==> inputs of job 415 <==
## LMFE
module LMFE ( clk, reset, Din, in_en, busy, out_valid, Dout, mem_cen, mem_wen, mem_addr, mem_d, mem_q);
export LEC_CHECK = 0
export ABC_AREA = 1
export CAP_MARGIN = 10
export CELL_PAD_IN_SITES_GLOBAL_PLACEMENT = 0
export CORE_ASPECT_RATIO = 1.06
export CORE_MARGIN = 2
export CORE_UTILIZATION = 66
export CTS_CLUSTER_SIZE = 81
export GPL_TIMING_DRIVEN = 1
export MIN_ROUTING_LAYER = met1
export PLACE_DENSITY_LB_ADDON = 0.06
export SLEW_MARGIN = 20
create_clock -name core_clock -period 2.1 [get_ports {clk}]
run.sh (not shown) runs the stock make flow with config.mk's settings and CLKGATE_MAP_FILE=.
==> inputs of job 7207, as changes to job 415 <==
Settings changed: CAP_MARGIN 10 to 20, CELL_PAD_IN_SITES_GLOBAL_PLACEMENT 0 to unset, CORE_ASPECT_RATIO 1.06 to unset, CORE_UTILIZATION 66 to 70, CTS_CLUSTER_DIAMETER set to 371, CTS_CLUSTER_SIZE 81 to unset, GPL_TIMING_DRIVEN 1 to unset, MIN_ROUTING_LAYER met1 to unset, PLACE_DENSITY_LB_ADDON 0.06 to unset.
==> flow/constraint.sdc (replaced) <==
create_clock -name core_clock -period 2.82 [get_ports {clk}]
set_input_delay 0.5640 -clock core_clock [delete_from_list [all_inputs] [get_ports {clk}]]
set_output_delay 0.5640 -clock core_clock [all_outputs]
set_load 0.01 [all_outputs]
==> notes.md <==
Physical implementation

After layout, the worst setup slack is -173.6 ps. Per the detailed placement report, the placed cell area equals 40,640 sq um. For this run, the final setup violation count is recorded as 8. Routability-driven placement finished with a final weighted congestion of 0.9617. The die is 235.7 um tall. The flow ran to the end, but the layout failed its checks. The violated checks flagged are setup timing.

After detailed placement, the design holds a cell count of 5,881.
[end of results for job 7207]
==> notes.md <==
Notes on the physical design

The count of placed standard cells including taps is 6,717. The placement summary gives the final routability congestion estimate as 0.9871. After synthesis the netlist holds a flip-flop and latch count of 483. The stopping stage is clock tree synthesis (4_1_cts). The run stopped with a tool error. The tool reported: "[ERROR DPL-0038] Utilization greater than 100%, impossible to legalize". The floorplan die height is 249.7 um. The placed instance area is 46,850 sq um.
[end of results for job 415]


==> inputs of 07-01 <==
LMFE again, from the RTL that the note above started with.
## LMFE
module LMFE ( clk, reset, Din, in_en, busy, out_valid, Dout, mem_cen, mem_wen, mem_addr, mem_d, mem_q);
make LEC_CHECK=0 ABC_AREA=1 CAP_MARGIN=5 CORE_MARGIN=2 CORE_UTILIZATION=68 CTS_CLUSTER_DIAMETER=377 CTS_CLUSTER_SIZE=45 HOLD_SLACK_MARGIN=0.29 SLEW_MARGIN=20 finish   # period 2.56 ns
==> 11-06 (differences from 07-01) <==
- CAP_MARGIN: 5 -> 40
- CORE_UTILIZATION: 68 -> 72
- CTS_CLUSTER_DIAMETER: 377 -> 371
- CTS_CLUSTER_SIZE: 45 -> 15
- HOLD_SLACK_MARGIN: 0.29 -> 0.28
- PLACE_DENSITY: unset -> 0.73
==> flow/constraint.sdc (replaced) <==
create_clock -name core_clock -period 2.82 [get_ports {clk}]
set_input_delay 0.5640 -clock core_clock [delete_from_list [all_inputs] [get_ports {clk}]]
set_output_delay 0.5640 -clock core_clock [all_outputs]
set_load 0.01 [all_outputs]
==> 04-03 (differences from 07-01) <==
- ABC_AREA: 1 -> unset
- CAP_MARGIN: 5 -> 20
- CORE_UTILIZATION: 68 -> 65
- CTS_CLUSTER_DIAMETER: 377 -> unset
- CTS_CLUSTER_SIZE: 45 -> unset
- HOLD_SLACK_MARGIN: 0.29 -> unset
==> flow/constraint.sdc (replaced) <==
create_clock -name core_clock -period 3.25 [get_ports {clk}]
set_input_delay 0.6500 -clock core_clock [delete_from_list [all_inputs] [get_ports {clk}]]
set_output_delay 0.6500 -clock core_clock [all_outputs]
set_load 0.01 [all_outputs]
==> impl_metrics.env <==
# source this file to load flow results
export IMPL_fp_row_count=83
export IMPL_status="failed layout checks"
export IMPL_post_cts_buffers=11
export IMPL_grt_use_met3=0.0616
export IMPL_worst_slack_ps=-313
export IMPL_violations="negative setup slack"
export IMPL_grtUsageMet1=0.543
export IMPL_setup_viol=8
Source of the figures above: 11-06

==> impl_metrics.env <==
# implementation run metrics
export IMPL_status="aborted with a tool error"
export IMPL_last_stage_reached="5_1_grt"
export IMPL_error_line="[ERROR GRT-0232] Routing congestion too high. Check the congestion heatmap in the GUI."
export IMPL_fp_row_count=86
export IMPL_grtUsageMet1=0.755
export IMPL_ys_warnings_count=4
export IMPL_ys_async_sr_fraction=1.00
export IMPL_edf_count=0
export IMPL_post_cts_buffers=103
Source of the figures above: 07-01

==> impl_metrics.env <==
# source this file to load flow results
export IMPL_post_cts_buffers=2
export IMPL_worst_slack_ps=66.0
export IMPL_setup_viol=0
export IMPL_grt_use_met3=0.0396
export IMPL_status="complete, no violations"
Source of the figures above: 04-03



==> v11: inputs <==
LMFE again, from the RTL that the note above started with.
Settings: LEC_CHECK=0, ABC_AREA=1, CAP_MARGIN=20, CORE_MARGIN=2, CORE_UTILIZATION=70, CTS_CLUSTER_DIAMETER=371, CTS_CLUSTER_SIZE=53, PLACE_DENSITY_LB_ADDON=0.01, SETUP_SLACK_MARGIN=0.75, SLEW_MARGIN=20; clock period 2.82 ns.
==> v16 (differences from v11) <==
- ABC_AREA: 1 -> default
- CORE_UTILIZATION: 70 -> 16
- CTS_CLUSTER_DIAMETER: 371 -> default
- CTS_CLUSTER_SIZE: 53 -> default
- PLACE_DENSITY_LB_ADDON: 0.01 -> default
- SETUP_SLACK_MARGIN: 0.75 -> default
==> flow/constraint.sdc (replaced) <==
create_clock -name core_clock -period 4.21 [get_ports {clk}]
set_input_delay 0.8420 -clock core_clock [delete_from_list [all_inputs] [get_ports {clk}]]
set_output_delay 0.8420 -clock core_clock [all_outputs]
set_load 0.01 [all_outputs]
==> results <==
metric                                                                       v11                    v16
Synth Net Count                                                             5511                   4747
MUX share of area                                                       0.000566                 0.0961
Resize count post-CTS                                                        483                      0
Netlist area before placement                                        0.0376 mm^2            0.0379 mm^2
Setup slack at placement                                               -0.173 ns               0.445 ns
Area of the synthesized netlist per yosys stat                       0.0376 mm^2            0.0379 mm^2
Seq/Total Area, Yosys                                                      0.329                  0.326
Top-count cell post-synth                               sky130_fd_sc_hd__o21ai_0  sky130_fd_sc_hd__ha_1
Post-detailed-placement half-perimeter wirelength                        78.6 mm                77.1 mm
Outcome                                                           did not finish         finished clean
Failing step                                            global routing (5_1_grt)                      -
Count of H-tree levels built during CTS                                        1                      2
Placeable Area                                                       0.0529 mm^2             0.236 mm^2
Number of unique standard cell types used by synthesis                        60                     77
Floorplan core density                                                     0.711                  0.161
Total number of placement rows                                                84                    178
DIE AREA                                                             0.0556 mm^2             0.241 mm^2
Compound-gate portion of the synthesized area                              0.294                  0.233
